==> try-xenon <==
==> flow/design.v <==
module bit_fifo #(parameter DEPTH = 768) (
	input clk,
	input reset,
	input din,
	input wr_en,
	input rd_en,
	output reg q,
	output empty,
	output full
);
	localparam AW = $clog2(DEPTH);
	localparam CW = $clog2(DEPTH+1);
	reg mem [0:DEPTH-1];
	reg [AW-1:0] wr_ptr;
	reg [AW-1:0] rd_ptr;
	reg [CW-1:0] count;
	wire do_wr = wr_en & ~full;
	wire do_rd = rd_en & ~empty;
	assign empty = (count == 0);
	assign full = (count == DEPTH);
	always @(posedge clk) begin
		if (do_wr)
			mem[wr_ptr] <= din;
	end
	always @(posedge clk) begin
		if (reset) begin
			wr_ptr <= 0;
			rd_ptr <= 0;
			count <= 0;
			q <= 0;
		end else begin
			if (do_wr)
				wr_ptr <= (wr_ptr == DEPTH-1) ? {AW{1'b0}} : wr_ptr + 1'b1;
			if (do_rd) begin
				q <= mem[rd_ptr];
				rd_ptr <= (rd_ptr == DEPTH-1) ? {AW{1'b0}} : rd_ptr + 1'b1;
			end
			if (do_wr & ~do_rd)
				count <= count + 1'b1;
			else if (do_rd & ~do_wr)
				count <= count - 1'b1;
		end
	end
endmodule
module ledDriver(input clk, input reset, output reg led, input data, input lastBit, input start, output finish, output reg read);
	reg running;
	reg resCounting;
	reg[4:0] count;
	always @(posedge clk) begin
		if (reset || ~running) begin
			count<=0;
		end else begin
			if (count!=24) begin
				count <= count + 1;
			end else begin
			 count <=0;
			end
		end
	end
  reg firstbit;
	always @(posedge clk) begin
	  if (reset) begin
	    running <= 0;
	    firstbit <= 1;	   
		read <= 0;
		resCounting <= 0;
	  end else begin
	    if (~running & start) begin
	      running <= 1;
	      firstbit <= 1;
	    end else if (running) begin
	      firstbit<=0;
	      if (lastBit && count==24) begin
	        running <= 0;
	        resCounting <= 1;	 
			read <= 0;
	      end else if (count==0 && ~firstbit) begin
			read <= 1;
	      end else read <= 0;
	    end else if (resCounting && finish) begin
	      resCounting <= 0;
	    end
	  end
	end
	always @(posedge clk) begin
		if (reset || ~running) begin
			led <= 0;
		end else begin
			if (count==0) begin
				led <= 1;
			end else if ( (count==8 && ~data) || (count==16 && data)) begin
				led<=0;
			end
		end
	end
	reg [10:0] resCounter;
	always @(posedge clk) begin
	  if (reset || ~resCounting) begin
	    resCounter<=0;
	  end else begin
	    resCounter <= resCounter+1;
	  end
	end
	assign finish = resCounter==11'h7FF;
endmodule
module ws2812_top(input clk, input reset, input spi_valid, input spi_data, output led);
	parameter NUM_LEDS = 32;
	localparam NUM_BITS = NUM_LEDS*24;
	reg switch;
	wire q1,q2;
	reg[12:0] writeCount;
	wire read;	
	wire write ;		   	   
	wire empty1, empty2;
	reg justSwitched;
	bit_fifo #(.DEPTH(NUM_BITS)) fifo1(
		.clk(clk),
		.reset(reset),
		.din(spi_data),
		.wr_en(spi_valid & ~switch & write),
		.rd_en(read & switch),
		.q(q1),
		.empty(empty1),
		.full()
	);	   
	bit_fifo #(.DEPTH(NUM_BITS)) fifo2(
		.clk(clk),
		.reset(reset),
		.din(spi_data),
		.wr_en(spi_valid & switch & write),
		.rd_en(read & ~switch),
		.q(q2),
		.empty(empty2),
		.full()
	);		  
	wire readData;
	assign readData = switch ? q1 : q2;
	wire empty;
	assign empty = switch ? empty1 : empty2;
	wire ledFinished;  
	wire readDriver;
	assign read = readDriver | justSwitched;
	ledDriver ledDriver_inst(
		.clk(clk),
		.reset(reset),
		.led(led),
		.data(readData),   
		.lastBit(empty),
		.start(justSwitched),
		.finish(ledFinished),
		.read(readDriver)				  
	);
	reg ledRealFinished;
	reg firstRun;
	always @(posedge clk) begin
		if (reset) begin
			firstRun <= 1;		 
			ledRealFinished <= 1;
		end else begin
			if (justSwitched) begin
				firstRun <= 0;				
			end
			if (ledFinished)
				ledRealFinished <= 1;
			else if (justSwitched)
				ledRealFinished <= 0;
		end
	end
	reg spiFinished;
	reg seenSwitch;
	assign write = ~spiFinished | (seenSwitch!=switch);	
	wire spiRealFinished;
	assign spiRealFinished = spiFinished & (seenSwitch==switch);
	always @(posedge clk) begin
		if (reset) begin 
			writeCount <= 0;
			spiFinished <= 0;
			seenSwitch <= 0;
		end else if (spi_valid) begin
			if (writeCount==NUM_BITS-1) begin   
				if (seenSwitch!=switch) begin
					writeCount <= 1;  
					spiFinished <= 0;
				end else begin
					spiFinished <= 1;
				end
			end else begin
				writeCount <= writeCount + 1;
				spiFinished <= 0;		 
				seenSwitch <= switch;
			end
		end
	end			 
	always @(posedge clk) begin
		if (reset) begin
			switch <= 0;			  
			justSwitched <= 0;
		end else begin	
			if ((firstRun | ledRealFinished) & spiRealFinished) begin
				switch <= ~switch;
				justSwitched <= 1;
			end else
				justSwitched <= 0;
		end
	end	
endmodule
==> flow/run.sh <==
#!/bin/bash
# the make line also repeats each setting of config.mk as NAME=value (left out here)
make -C /OpenROAD-flow-scripts/flow DESIGN_CONFIG=/design/flow/config.mk WORK_HOME=/design/flow/orfs CLKGATE_MAP_FILE= finish
==> flow/config.mk <==
export PLATFORM = sky130hd
export DESIGN_NAME = ws2812_top
export DESIGN_NICKNAME = ws2812_top
export VERILOG_FILES = /design/flow/design.v
export SDC_FILE = /design/flow/constraint.sdc
export NUM_CORES = 4
export LEC_CHECK = 0
export CAP_MARGIN = 15
export CORE_ASPECT_RATIO = 0.72
export CORE_MARGIN = 2
export CORE_UTILIZATION = 72
export CTS_CLUSTER_SIZE = 70
export HOLD_SLACK_MARGIN = 0.13
export PLACE_DENSITY_LB_ADDON = 0.0
export SETUP_SLACK_MARGIN = 2.21
export SLEW_MARGIN = 20
==> flow/constraint.sdc <==
create_clock -name core_clock -period 7.51 [get_ports {clk}]
set_input_delay 1.5020 -clock core_clock [delete_from_list [all_inputs] [get_ports {clk}]]
set_output_delay 1.5020 -clock core_clock [all_outputs]
set_load 0.01 [all_outputs]
==> try-harbor: changes against try-xenon <==
Settings changed: CAP_MARGIN 15 to 40, CORE_ASPECT_RATIO 0.72 to not set, CORE_UTILIZATION 72 to 40, CTS_CLUSTER_SIZE 70 to not set, HOLD_SLACK_MARGIN 0.13 to -0.01, MAX_ROUTING_LAYER set to met4, PLACE_DENSITY_LB_ADDON 0.0 to 0.12, SETUP_SLACK_MARGIN 2.21 to not set.
==> flow/constraint.sdc (replaced) <==
create_clock -name core_clock -period 48.9 [get_ports {clk}]
set_input_delay 9.7800 -clock core_clock [delete_from_list [all_inputs] [get_ports {clk}]]
set_output_delay 9.7800 -clock core_clock [all_outputs]
set_load 0.01 [all_outputs]
==> try-violet: changes against try-xenon <==
Settings changed: CAP_MARGIN 15 to 20, CORE_ASPECT_RATIO 0.72 to not set, CORE_UTILIZATION 72 to 53, CTS_CLUSTER_SIZE 70 to not set, GPL_ROUTABILITY_DRIVEN set to 1, HOLD_SLACK_MARGIN 0.13 to not set, PLACE_DENSITY_LB_ADDON 0.0 to 0.01, SETUP_SLACK_MARGIN 2.21 to 3.04.
==> flow/constraint.sdc (replaced) <==
create_clock -name core_clock -period 11.3 [get_ports {clk}]
set_input_delay 2.2600 -clock core_clock [delete_from_list [all_inputs] [get_ports {clk}]]
set_output_delay 2.2600 -clock core_clock [all_outputs]
set_load 0.01 [all_outputs]
==> results.txt <==
The run has ended; figures from its reports follow.

The initial antenna violation count is 5. The total sequential power is about 10 mW. The post-route utilization of the core is recorded as 77.9%. Looking at the reg2reg group, the worst path ends at fifo1.count[8]. The run finished with no timing, DRC or antenna violations. Antenna repair during routing inserted a diode count of 1.
The numbers above come from try-xenon.

==> results.txt <==
The run has ended; figures from its reports follow.

The run finished with no timing, DRC or antenna violations. The count of plain and timing-repair buffers in the layout came out at ~180. The antenna cell count came out at 1. In this run, power in flip-flops and latches comes to about 1.5 mW. The number of warning messages in the logs came out at around 42. The adder-cell share of the synthesized area came out at 0.616%. The worst register-to-register path ends at fifo2.q.

The utilization of the core after routing is between 40% and 50%.
The numbers above come from try-harbor.

==> results.txt <==
The run has ended; figures from its reports follow.

The total sequential power is about 6.6 mW. Once layout is complete, the utilization of the core stands at 58.6%. The cell count of the worst reg-to-reg path is 11. The clock transition at the registers of the reported paths is 50 ps. The pin count of the biggest net entering global routing came out at approximately 250. TritonCTS built the clock tree.

The destination of the worst register-to-register timing path is fifo2.q. The final antenna diode tally reported by the flow is 3. The number of pins with negative max-slew slack in the final report is 0. The run finished with no timing, DRC or antenna violations. The initial antenna violation count came to 2. The met1 routing resource usage after global routing came out at 42.8%.
The numbers above come from try-violet.



==> inputs of tundra <==
Starts from the design.v that is shown in full above.
make LEC_CHECK=0 CAP_MARGIN=20 CORE_MARGIN=2 CORE_UTILIZATION=70 CTS_CLUSTER_SIZE=73 GPL_ROUTABILITY_DRIVEN=1 PLACE_DENSITY_LB_ADDON=0.0 SETUP_SLACK_MARGIN=2.2 SLEW_MARGIN=20 finish   # period 7.69 ns
run.sh (not shown) runs the stock make flow with config.mk's settings and CLKGATE_MAP_FILE=.
==> pepper: changes against tundra <==
==> flow/config.mk (replaced) <==
export PLATFORM = sky130hd
export DESIGN_NAME = ws2812_top
export DESIGN_NICKNAME = ws2812_top
export VERILOG_FILES = /design/flow/design.v
export SDC_FILE = /design/flow/constraint.sdc
export NUM_CORES = 4
export LEC_CHECK = 0
export CAP_MARGIN = 15
export CORE_ASPECT_RATIO = 0.72
export CORE_MARGIN = 2
export CORE_UTILIZATION = 72
export CTS_CLUSTER_SIZE = 70
export PLACE_DENSITY_LB_ADDON = 0.0
export SETUP_SLACK_MARGIN = 2.21
export SLEW_MARGIN = 20
export TNS_END_PERCENT = 5
==> flow/constraint.sdc (replaced) <==
create_clock -name core_clock -period 7.51 [get_ports {clk}]
set_input_delay 1.5020 -clock core_clock [delete_from_list [all_inputs] [get_ports {clk}]]
set_output_delay 1.5020 -clock core_clock [all_outputs]
set_load 0.01 [all_outputs]
==> notes <==
Final cell count: tundra is higher than pepper (about 1.7%). Between tundra and pepper, the lower first-iteration DRC count is in pepper (gap 0.35%, measured against pepper). Of pepper and tundra, pepper has the higher combinational power (gap about 4%, measured against tundra). Between tundra and pepper, the lower register-to-register slack is in pepper (gap 0.39 ns). Against tundra, the count of clock-buffer cells in the layout of pepper is lower by 19. Design area: tundra is larger than pepper (0.50%). In critical path depth, pepper and tundra do not differ. Clock power: tundra is smaller than pepper (about 0.5%). Between pepper and tundra, the lower routed wire length is in pepper (gap about 1.1%, measured against tundra). Against tundra, the worst setup slack of pepper is worse by 0.058 ns. In synthesized cell count, pepper and tundra do not differ.
==> figures <==
|  | tundra | pepper |
|---|---|---|
| Overall power | 17.5 mW | 17.8 mW |
| Internal Power | 14.0 mW | 14.3 mW |
| Core Area | 101000 um^2 | 98800 um^2 |
| Clock tree skew after final layout | 0.0297 ns | 0.0264 ns |
| Result of the run | no timing/DRC/antenna violations | no timing/DRC/antenna violations |
| WP data arrival | 5.85 ns | 5.75 ns |
| Combinational power | 0.241 mW | 0.250 mW |
| Die X-Extent | 323 um | 375 um |
| Worst Reg2Reg Path Length in Cells | 15 | 17 |
| Detailed-route wire length | 179000 um | 177000 um |
| Fraction of area in registers | 0.623 | 0.626 |
| Post-placement setup slack | 1.69 ns | 1.52 ns |
| Fraction of met1 tracks used by global routing | 0.523 | 0.554 |
| Sequential power share | 0.558 | 0.562 |
| Met2 layer usage reported by global route | 0.520 | 0.491 |
| Die H | 323 um | 271 um |
| Setup slack, reg-to-reg | 3.02 ns | 2.63 ns |
| Vias post-DR | 44056 | 43604 |
| Die Outline Area | 105000 um^2 | 102000 um^2 |
| Design Area, Final | 77400 um^2 | 77000 um^2 |
| Standby leakage power | 22.6 nW | 22.5 nW |
| Net count reported at finish | 5057 | 5031 |
| WP data required | 8.36 ns | 8.20 ns |


==> run F: inputs <==
// ws2812_top: RTL as listed in full above, without the edits since
Settings: LEC_CHECK=0, CAP_MARGIN=30, CELL_PAD_IN_SITES_DETAIL_PLACEMENT=0, CELL_PAD_IN_SITES_GLOBAL_PLACEMENT=3, CORE_ASPECT_RATIO=0.94, CORE_MARGIN=8, CORE_UTILIZATION=54, GPL_ROUTABILITY_DRIVEN=1, MAX_ROUTING_LAYER=met4, MIN_ROUTING_LAYER=met1, PLACE_DENSITY_LB_ADDON=0.2, SETUP_SLACK_MARGIN=3.36, SLEW_MARGIN=20; clock period 23.0 ns.
==> run K (differences from run F) <==
- CAP_MARGIN: 30 -> 15
- CELL_PAD_IN_SITES_DETAIL_PLACEMENT: 0 -> default
- CELL_PAD_IN_SITES_GLOBAL_PLACEMENT: 3 -> default
- CORE_ASPECT_RATIO: 0.94 -> 0.72
- CORE_MARGIN: 8 -> 2
- CORE_UTILIZATION: 54 -> 72
- CTS_CLUSTER_SIZE: default -> 72
- MAX_ROUTING_LAYER: met4 -> default
- MIN_ROUTING_LAYER: met1 -> default
- PLACE_DENSITY_LB_ADDON: 0.2 -> 0.0
- SETUP_SLACK_MARGIN: 3.36 -> 2.15
==> flow/constraint.sdc (replaced) <==
create_clock -name core_clock -period 7.51 [get_ports {clk}]
set_input_delay 1.5020 -clock core_clock [delete_from_list [all_inputs] [get_ports {clk}]]
set_output_delay 1.5020 -clock core_clock [all_outputs]
set_load 0.01 [all_outputs]
==> comparison <==
- Register-to-register slack: run F is better than run K (15000 ps).
- Against run K, the die area of run F is larger by 42%.
- Of run K and run F, run F has the higher non-clock buffer count (gap 52).
- Against run K, the first-iteration DRC count of run F is lower by 26%.
- Between run F and run K, the lower setup slack is in run K (gap 12000 ps).
- Of run F and run K, run K has the higher clock power (gap 66%, measured against run K).
- Of run F and run K, run F has the higher final cell count (gap 8.6%, measured against run K).
- Between run K and run F, the lower wire length is in run K (gap 6.0%, measured against run F).
- Against run K, the global-route usage of run F is lower by 8.6 points.
- Sequential cell count is the same in run K and run F.


==> inputs of wip/zinc <==
// ws2812_top: RTL as listed in full above, without the edits since
Settings: LEC_CHECK=0, CAP_MARGIN=20, CORE_MARGIN=2, CORE_UTILIZATION=45, PLACE_DENSITY=0.6, SLEW_MARGIN=20; clock period 48.9 ns.
==> inputs of wip/onyx, as changes to wip/zinc <==
CORE_UTILIZATION = 72   (was 45)
CTS_CLUSTER_SIZE = 72   (was not set)
GPL_ROUTABILITY_DRIVEN = 1   (was not set)
PLACE_DENSITY = not set   (was 0.6)
PLACE_DENSITY_LB_ADDON = 0.0   (was not set)
SETUP_SLACK_MARGIN = 2.15   (was not set)
TNS_END_PERCENT = 5   (was not set)
==> flow/constraint.sdc (replaced) <==
create_clock -name core_clock -period 7.51 [get_ports {clk}]
set_input_delay 1.5020 -clock core_clock [delete_from_list [all_inputs] [get_ports {clk}]]
set_output_delay 1.5020 -clock core_clock [all_outputs]
set_load 0.01 [all_outputs]
==> notes <==
In wip/zinc the sequential share of layout area is lower than in wip/onyx, by 0.97 points. Against wip/onyx, the sequential power of wip/zinc is lower by 85%. Cell count: wip/onyx is smaller than wip/zinc (about 11%). First-iteration DRC count: wip/zinc is smaller than wip/onyx (about 25%). Of wip/zinc and wip/onyx, wip/zinc has the higher clock-buffer cell count (gap 1). Of wip/onyx and wip/zinc, wip/zinc has the higher non-clock buffer count (gap 25). Critical path depth is the same in wip/onyx and wip/zinc.
==> figures <==
| quantity | wip/onyx | wip/zinc |
|---|---|---|
| Status | finished clean | finished clean |
| Worst-skew pair later-pin latency | 0.77 ns | 0.83 ns |
| Vias per inst | 6.83 | 5.87 |
| Worst setup path endpoint | fifo2.count[8] | fifo1.count[8] |
| Number of tap instances | 1,287 | 2,072 |
| Power per unit of standard cell area | 235 nW/um2 | 35.9 nW/um2 |
| Final nets | 5,054 | 5,090 |
| Crit path DAT | 5.76 ns | 14.17 ns |
| TritonCTS buffer count | 161 | 172 |
| Tally of OpenROAD warnings | 47 | 51 |
| Most used routing layer in global routing | met1 | met2 |
| Static leakage | 22.7 nW | 22.8 nW |
| Fillers | 5,603 | 13,500 |
| Unrepaired setup endpoints after global routing | yes | no |
| Routed met3 length | 23.5 mm | 13.7 mm |
Power figures rest on the tool's default switching activity, not on a simulated workload.
